== v56 ==
==> flow/design.v (excerpt) <==
module convolver #(
    parameter N = 16,   
    parameter Q = 12,   
    parameter n = 416,  
    parameter k = 3,    
    parameter s = 1,    
    parameter NUM_MAC = 8  
)(
    input wire clk,
    input wire rst,
    input wire en,
    input wire [N-1:0] activation_in,
    input wire [(k*k*N)-1:0] weight, 
    input wire [N-1:0] batch_gamma,  
    input wire [N-1:0] batch_beta,   
    output wire [N-1:0] conv_out
);
Size in the first run: ~26000 cells after synthesis, about 210 I/O pins, ~270000 sq um of cells after synthesis.
make LEC_CHECK=0 CAP_MARGIN=15 CORE_MARGIN=5 CORE_UTILIZATION=68 GPL_ROUTABILITY_DRIVEN=1 MIN_ROUTING_LAYER=met1 PLACE_DENSITY_LB_ADDON=0.2 SLEW_MARGIN=20 TNS_END_PERCENT=55 finish   # period 18.0 ns
run.sh (not shown) runs the stock make flow with config.mk's settings and CLKGATE_MAP_FILE=.
v56 ran in full, but the layout does not pass; the checks complain about setup timing.
Input changes introduced in v21 (baseline for comparison: v56):
- GPL_ROUTABILITY_DRIVEN: 1 -> unset
- PLACE_DENSITY: unset -> 0.37
- CORE_UTILIZATION: 68 -> 72
- MIN_ROUTING_LAYER: met1 -> unset
- CTS_CLUSTER_SIZE: unset -> 10
- PLACE_DENSITY_LB_ADDON: 0.2 -> unset
- CAP_MARGIN: 15 -> 20
- TNS_END_PERCENT: 55 -> unset
- CORE_MARGIN: 5 -> 2
- the clock period (ns, I/O delays scaled along): 18.0 -> 11.5
### Flow results
- Comparing v21 and v56, the higher number of antenna violations at the first check in global routing is on v21.
- Final cell count (higher): v56
- Layout checks on v21: not met. Flow itself completed; violations: setup timing.
- Met1 layer wirelength in the final routing: v21 vs v56 up 4000 um
- Higher first-pass iteration count of the detailed router goes to v21 over v56.
The inputs of v25 differ from those of v21 as listed below.
- a change of PLACE_DENSITY from 0.37 to 0.6
- a deleted CTS_CLUSTER_SIZE that had been 10
- a change of the clock period (ns, I/O delays scaled along) from 11.5 to 15.1
Although v25 finished all stages, its layout failed final checks on setup timing.
Status: number of vias after detailed routing parity (v25, v21)
From v21 to v25 the numbers moved as follows: total of cells resized after clock tree synthesis rose 75%; portion of the clock cycle consumed by the worst path in the final layout went down by 28 points; number of diodes added for antenna fixing has decreased; non-clock buffer count lost about 0.5%.
The lower final instance area came out of v21.
Looking at v21 and v25, the clock transition at the registers of the reported paths is a wash.
--- input diff v25..v18 ---
- SETUP_SLACK_MARGIN newly set to 5.0
- CORE_UTILIZATION changed from 72 to 45
- the clock period (ns, I/O delays scaled along) changed from 15.1 to 26.0
Findings:
- Between v18 and v25, the combinational cell area excluding buffers and inverters does not differ in any meaningful way.
- In v25 the implementation completed, yet the final layout does not meet the checks, the culprit being setup timing.
- v18 ran to completion and came out clean on the timing, design-rule and antenna checks.
- Cell count for v18: 2595 up relative to v25
- Summary of v18 over v25: clock network area share went up 0.69 points, met2 usage in global routing lower, post-route cell area increased by about 0.36% relative to the old numbers, fraction of area in registers -0.16 points, count of buffers not belonging to the clock network in the layout -about 56%.
> inputs changed (v18 -> v59)
- clearing SETUP_SLACK_MARGIN, which used to be 5.0
- swapping 45 for 69 in CORE_UTILIZATION
- clearing PLACE_DENSITY, which used to be 0.6
- putting CTS_CLUSTER_SIZE at 35 where nothing was set
- swapping 26.0 for 11.1 in the clock period (ns, I/O delays scaled along)
- v59 -> stages 100% | layout checks FAIL | setup timing
- Number of detailed-route iterations in the first pass: v59 higher than v18
- Diff v18..v59 | sum of routed wire length over all layers | negligible
- The total standard cell area after synthesis of v59 and that of v18 are within noise of each other.
- The area of all placed cells without fillers on v59 is in line with that on v18.
- Compared to v18, v59 was floorplanned on a smaller die.
- v59 has global-route usage above what v18 had.
- Compared with v18, in v59 flop count was more or less identical; met2 layer wire length in the routed design climbed about 7%.
- Sort v18 and v59 by non-filler instance count after layout, ascending, and v59 comes first.
#### Input delta (v4 over v59)
- CORE_UTILIZATION: 69 -> 72
- TNS_END_PERCENT: unset -> 55
- GPL_ROUTABILITY_DRIVEN: unset -> 1
- CAP_MARGIN: 20 -> 15
- MIN_ROUTING_LAYER: unset -> met1
- ABC_AREA: unset -> 1
- CTS_CLUSTER_SIZE: 35 -> unset
- SETUP_SLACK_MARGIN: unset -> 2.03
- PLACE_DENSITY_LB_ADDON: unset -> 0.2
- the clock period (ns, I/O delays scaled along): 11.1 -> 14.5
## What came out
- v4 finished all stages; however, its layout fails the closing checks, the failures being setup timing.
- Die size: v4 is under v59
- The standard cells in v4 occupy less silicon area than those in v59 do.

---

convolver again, from the RTL that the note above started with.
Settings: LEC_CHECK=0, ABC_AREA=1, CAP_MARGIN=15, CORE_MARGIN=2, CORE_UTILIZATION=72, CTS_CLUSTER_DIAMETER=318, CTS_CLUSTER_SIZE=13, GPL_ROUTABILITY_DRIVEN=1, MIN_ROUTING_LAYER=met1, PLACE_DENSITY_LB_ADDON=0.2, SETUP_SLACK_MARGIN=2.03, SLEW_MARGIN=20, TNS_END_PERCENT=5; clock period 14.5 ns.
The baseline finished but failed the layout checks on setup timing.
Next try:
ABC_AREA = not set   (was 1)
CAP_MARGIN = 20   (was 15)
CORE_UTILIZATION = 45   (was 72)
CTS_CLUSTER_DIAMETER = not set   (was 318)
CTS_CLUSTER_SIZE = not set   (was 13)
GPL_ROUTABILITY_DRIVEN = not set   (was 1)
MIN_ROUTING_LAYER = not set   (was met1)
PLACE_DENSITY = 0.6   (was not set)
PLACE_DENSITY_LB_ADDON = not set   (was 0.2)
SETUP_SLACK_MARGIN = not set   (was 2.03)
TNS_END_PERCENT = not set   (was 5)
clock period = 26.0 ns   (was 14.5 ns; I/O delays follow)
After rerunning: This time the run finished clean. Critical path depth decreases by 6. Worst hold slack improves by 0.058 ns. Via count decreases by 22%.
Next try:
CORE_UTILIZATION = 69   (was 45)
CTS_CLUSTER_SIZE = 35   (was not set)
HOLD_SLACK_MARGIN = -0.08   (was not set)
PLACE_DENSITY = not set   (was 0.6)
SETUP_SLACK_MARGIN = 1.82   (was not set)
clock period = 11.1 ns   (was 26.0 ns; I/O delays follow)
The new run finished with setup timing left.
Cell area increases by 0.45%.
Wire length increases by 1.1%.
Via count increases by 2.0%.
Worst hold slack gains 0.0041 ns.
First-iteration DRC count increases by 21%.
Non-clock buffer count increases by 629.
Die size decreases by 35%.
Sequential cell count is unchanged.
Utilization increases by 27 points.
Next try:
CAP_MARGIN = 15   (was 20)
CORE_UTILIZATION = 70   (was 69)
CTS_CLUSTER_SIZE = 51   (was 35)
GPL_ROUTABILITY_DRIVEN = 1   (was not set)
HOLD_SLACK_MARGIN = not set   (was -0.08)
MIN_ROUTING_LAYER = met1   (was not set)
PLACE_DENSITY = 0.67   (was not set)
SETUP_SLACK_MARGIN = 4.53   (was 1.82)
TNS_END_PERCENT = 55   (was not set)
clock period = 18.0 ns   (was 11.1 ns; I/O delays follow)
Effect: The changed run produced a layout that fails on setup timing. Worst hold slack gets better by 0.018 ns. Sequential cell count stays the same. Wire length fell by 1.1%.
Next try:
CAP_MARGIN = 20   (was 15)
CELL_PAD_IN_SITES_DETAIL_PLACEMENT = 1   (was not set)
CORE_UTILIZATION = 20   (was 70)
CTS_CLUSTER_SIZE = not set   (was 51)
GPL_ROUTABILITY_DRIVEN = not set   (was 1)
GPL_TIMING_DRIVEN = 0   (was not set)
MAX_ROUTING_LAYER = met5   (was not set)
PLACE_DENSITY = not set   (was 0.67)
SETUP_SLACK_MARGIN = 3.73   (was 4.53)
TNS_END_PERCENT = not set   (was 55)
clock period = 32.9 ns   (was 18.0 ns; I/O delays follow)
With this change the flow completed with no timing, DRC or antenna violations.
Hold slack is worse by 0.031 ns.
Sequential cell count stays the same.
Synthesized cell count does not change.
Cell area rose by 5.4%.
Worst setup slack improves by 6.1 ns.
Routed wire length came out higher by 38%.
Area after synthesis does not change.
Next try:
ABC_AREA = 1   (was not set)
CELL_PAD_IN_SITES_DETAIL_PLACEMENT = not set   (was 1)
CORE_UTILIZATION = 72   (was 20)
CTS_CLUSTER_SIZE = 14   (was not set)
GPL_TIMING_DRIVEN = not set   (was 0)
MAX_ROUTING_LAYER = not set   (was met5)
MIN_ROUTING_LAYER = not set   (was met1)
PLACE_DENSITY = 0.74   (was not set)
SETUP_SLACK_MARGIN = 1.84   (was 3.73)
clock period = 15.2 ns   (was 32.9 ns; I/O delays follow)
What happened: The new run completed, yet does not pass: setup timing. Design area shrinks by a few percent. First-iteration DRC count grows to 2.9 times its value. Clock-buffer cell count grows by 28. Worst hold slack is worse by 0.027 ns. Setup slack is worse by 7.3 ns. Final cell count shrinks by roughly a tenth.
